== fjord ==
// caesar_cipher
module caesar_cipher (
   input            clk
  ,input            rst_n
  ,input            ptxt_valid  
  ,input            mode  
  ,input            key_shift_dir_1  
  ,input            key_shift_dir_3  
  ,input      [4:0] key_shift_num_1  
  ,input      [4:0] key_shift_num_3  
  ,input      [7:0] ptxt_char
  ,output reg [7:0] ctxt_char
  ,output reg       err_invalid_key_shift_num
  ,output reg       err_invalid_ptxt_char
  ,output reg       ctx_ready
);
==> flow/config.mk <==
export PLATFORM = sky130hd
export DESIGN_NAME = caesar_cipher
export DESIGN_NICKNAME = caesar_cipher
export VERILOG_FILES = /design/flow/design.v
export SDC_FILE = /design/flow/constraint.sdc
export NUM_CORES = 4
export LEC_CHECK = 0
export ABC_AREA = 1
export CAP_MARGIN = 15
export CELL_PAD_IN_SITES_DETAIL_PLACEMENT = 0
export CELL_PAD_IN_SITES_GLOBAL_PLACEMENT = 1
export CORE_ASPECT_RATIO = 1.42
export CORE_MARGIN = 2
export CORE_UTILIZATION = 24
export CTS_CLUSTER_DIAMETER = 313
export GPL_ROUTABILITY_DRIVEN = 1
export GPL_TIMING_DRIVEN = 1
export HOLD_SLACK_MARGIN = 0.13
export MAX_ROUTING_LAYER = met5
export MIN_ROUTING_LAYER = met2
export PLACE_DENSITY_LB_ADDON = 0.22
export SETUP_SLACK_MARGIN = -0.49
export SLEW_MARGIN = 20
export TNS_END_PERCENT = 65
==> flow/constraint.sdc <==
create_clock -name core_clock -period 7.77 [get_ports {clk}]
set_input_delay 1.5540 -clock core_clock [delete_from_list [all_inputs] [get_ports {clk}]]
set_output_delay 1.5540 -clock core_clock [all_outputs]
set_load 0.01 [all_outputs]
run.sh (not shown) runs the stock make flow with config.mk's settings and CLKGATE_MAP_FILE=.
[flow] fjord | stages: complete | final checks: fail | reason: negative setup slack
Changes in raven relative to fjord:
Settings: CELL_PAD_IN_SITES_DETAIL_PLACEMENT: 0 -> unset; SETUP_SLACK_MARGIN: -0.49 -> unset; CTS_CLUSTER_DIAMETER: 313 -> unset; MIN_ROUTING_LAYER: met2 -> unset; GPL_TIMING_DRIVEN: 1 -> unset; CORE_ASPECT_RATIO: 1.42 -> unset; CORE_UTILIZATION: 24 -> 40; CAP_MARGIN: 15 -> 20; TNS_END_PERCENT: 65 -> unset; CELL_PAD_IN_SITES_GLOBAL_PLACEMENT: 1 -> unset; HOLD_SLACK_MARGIN: 0.13 -> unset; ABC_AREA: 1 -> unset; GPL_ROUTABILITY_DRIVEN: 1 -> unset; MAX_ROUTING_LAYER: met5 -> unset; PLACE_DENSITY_LB_ADDON: 0.22 -> unset; the clock period (ns, I/O delays scaled along): 7.77 -> 14.0.
==> comparison <==
raven ended with every stage complete and zero timing, DRC or antenna violations. In the reports for fjord and raven, the larger post-route setup TNS belongs to raven. Part of the Yosys area used for sequential elements ends up lower on raven. raven vs fjord, largest non-sequential cell family by area: AND-OR/OR-AND gates vs simple AND/OR/NAND/NOR gates. Going from fjord to raven, final instance area shrinks by about 26%. In raven the largest net degree at the start of global routing turned out 21 higher than in fjord. Delta(number of rows created at floorplan, raven - fjord) < 0.
--- input diff raven..sierra ---
Settings: setting CTS_CLUSTER_DIAMETER to 46 for the first time; setting CTS_CLUSTER_SIZE to 27 for the first time; setting GPL_TIMING_DRIVEN to 0 for the first time; setting ABC_AREA to 1 for the first time; setting GPL_ROUTABILITY_DRIVEN to 0 for the first time; setting MIN_ROUTING_LAYER to met1 for the first time; setting CELL_PAD_IN_SITES_DETAIL_PLACEMENT to 1 for the first time; changing SLEW_MARGIN from 20 to 0; changing CORE_UTILIZATION from 40 to 68; setting MAX_ROUTING_LAYER to met4 for the first time.
Findings:
- sierra vs. raven: die area now smaller, synthesized area divided by synthesized cell count now smaller, synthesized area now smaller, yosys synthesis chip area now smaller.
- Synthesized cell count of sierra exceeds that of raven by a little under 10%.
- sierra did not finish; a tool error ended it in detailed placement.
- sierra ended with less area share of and-or/or-and cells after synthesis than raven.
## Diff of input files: violet against sierra
Settings: GPL_ROUTABILITY_DRIVEN: 0 -> unset; CORE_UTILIZATION: 68 -> 23; CTS_CLUSTER_DIAMETER: 46 -> unset; ABC_AREA: 1 -> unset; GPL_TIMING_DRIVEN: 0 -> unset; CTS_CLUSTER_SIZE: 27 -> unset.
### Flow results
- Sort sierra and violet by gate count after technology mapping asc -> top: violet
- Taking sierra as the reference point, the width of the chip of violet rises by 80%.
- In violet the starting utilization of the core area turned out 46 points lower than in sierra.
- In summary, violet completed successfully, with a layout that passed the timing, design-rule and antenna checks.
- In the summary table, sierra is marked failed, with error DPL-0033 raised in detailed placement.
- Min die size across sierra and violet: sierra
- In the tables for sierra and violet, synthesized area reads lower with sierra.
- The lower net count of the mapped netlist came out of violet.

---

Starting RTL as in the previous note.
Settings: LEC_CHECK=0, ABC_AREA=1, CAP_MARGIN=20, CORE_MARGIN=2, CORE_UTILIZATION=72, CTS_CLUSTER_DIAMETER=335, CTS_CLUSTER_SIZE=99, HOLD_SLACK_MARGIN=-0.05, PLACE_DENSITY=0.39, SETUP_SLACK_MARGIN=1.64, SLEW_MARGIN=20, TNS_END_PERCENT=5; clock period 5.57 ns.
The baseline died in 3_5_place_dp on DPL-0038.
==> next run, changes <==
==> flow/config.mk (replaced) <==
export PLATFORM = sky130hd
export DESIGN_NAME = caesar_cipher
export DESIGN_NICKNAME = caesar_cipher
export VERILOG_FILES = /design/flow/design.v
export SDC_FILE = /design/flow/constraint.sdc
export NUM_CORES = 4
export LEC_CHECK = 0
export CAP_MARGIN = 20
export CORE_MARGIN = 2
export CORE_UTILIZATION = 40
export SLEW_MARGIN = 20
==> flow/constraint.sdc (replaced) <==
create_clock -name core_clock -period 13.6 [get_ports {clk}]
set_input_delay 2.7200 -clock core_clock [delete_from_list [all_inputs] [get_ports {clk}]]
set_output_delay 2.7200 -clock core_clock [all_outputs]
set_load 0.01 [all_outputs]
What happened: The changed run completed without violations. Die area goes up by 99%. Synthesized area is higher by 12%. Synthesized cell count drops by 8.0%.
==> next run, changes <==
--- a/flow/config.mk
+++ b/flow/config.mk
@@ -10 +10 @@
-export CORE_UTILIZATION = 40
+export CORE_UTILIZATION = 68
@@ -11,0 +12 @@
+export TNS_END_PERCENT = 5
==> flow/constraint.sdc (replaced) <==
create_clock -name core_clock -period 10.7 [get_ports {clk}]
set_input_delay 2.1400 -clock core_clock [delete_from_list [all_inputs] [get_ports {clk}]]
set_output_delay 2.1400 -clock core_clock [all_outputs]
set_load 0.01 [all_outputs]
After rerunning: With this change the flow never finished: it broke off in 5_1_grt. Die size drops by well over a third. Synthesized area is unchanged. Synthesized cell count is unchanged.
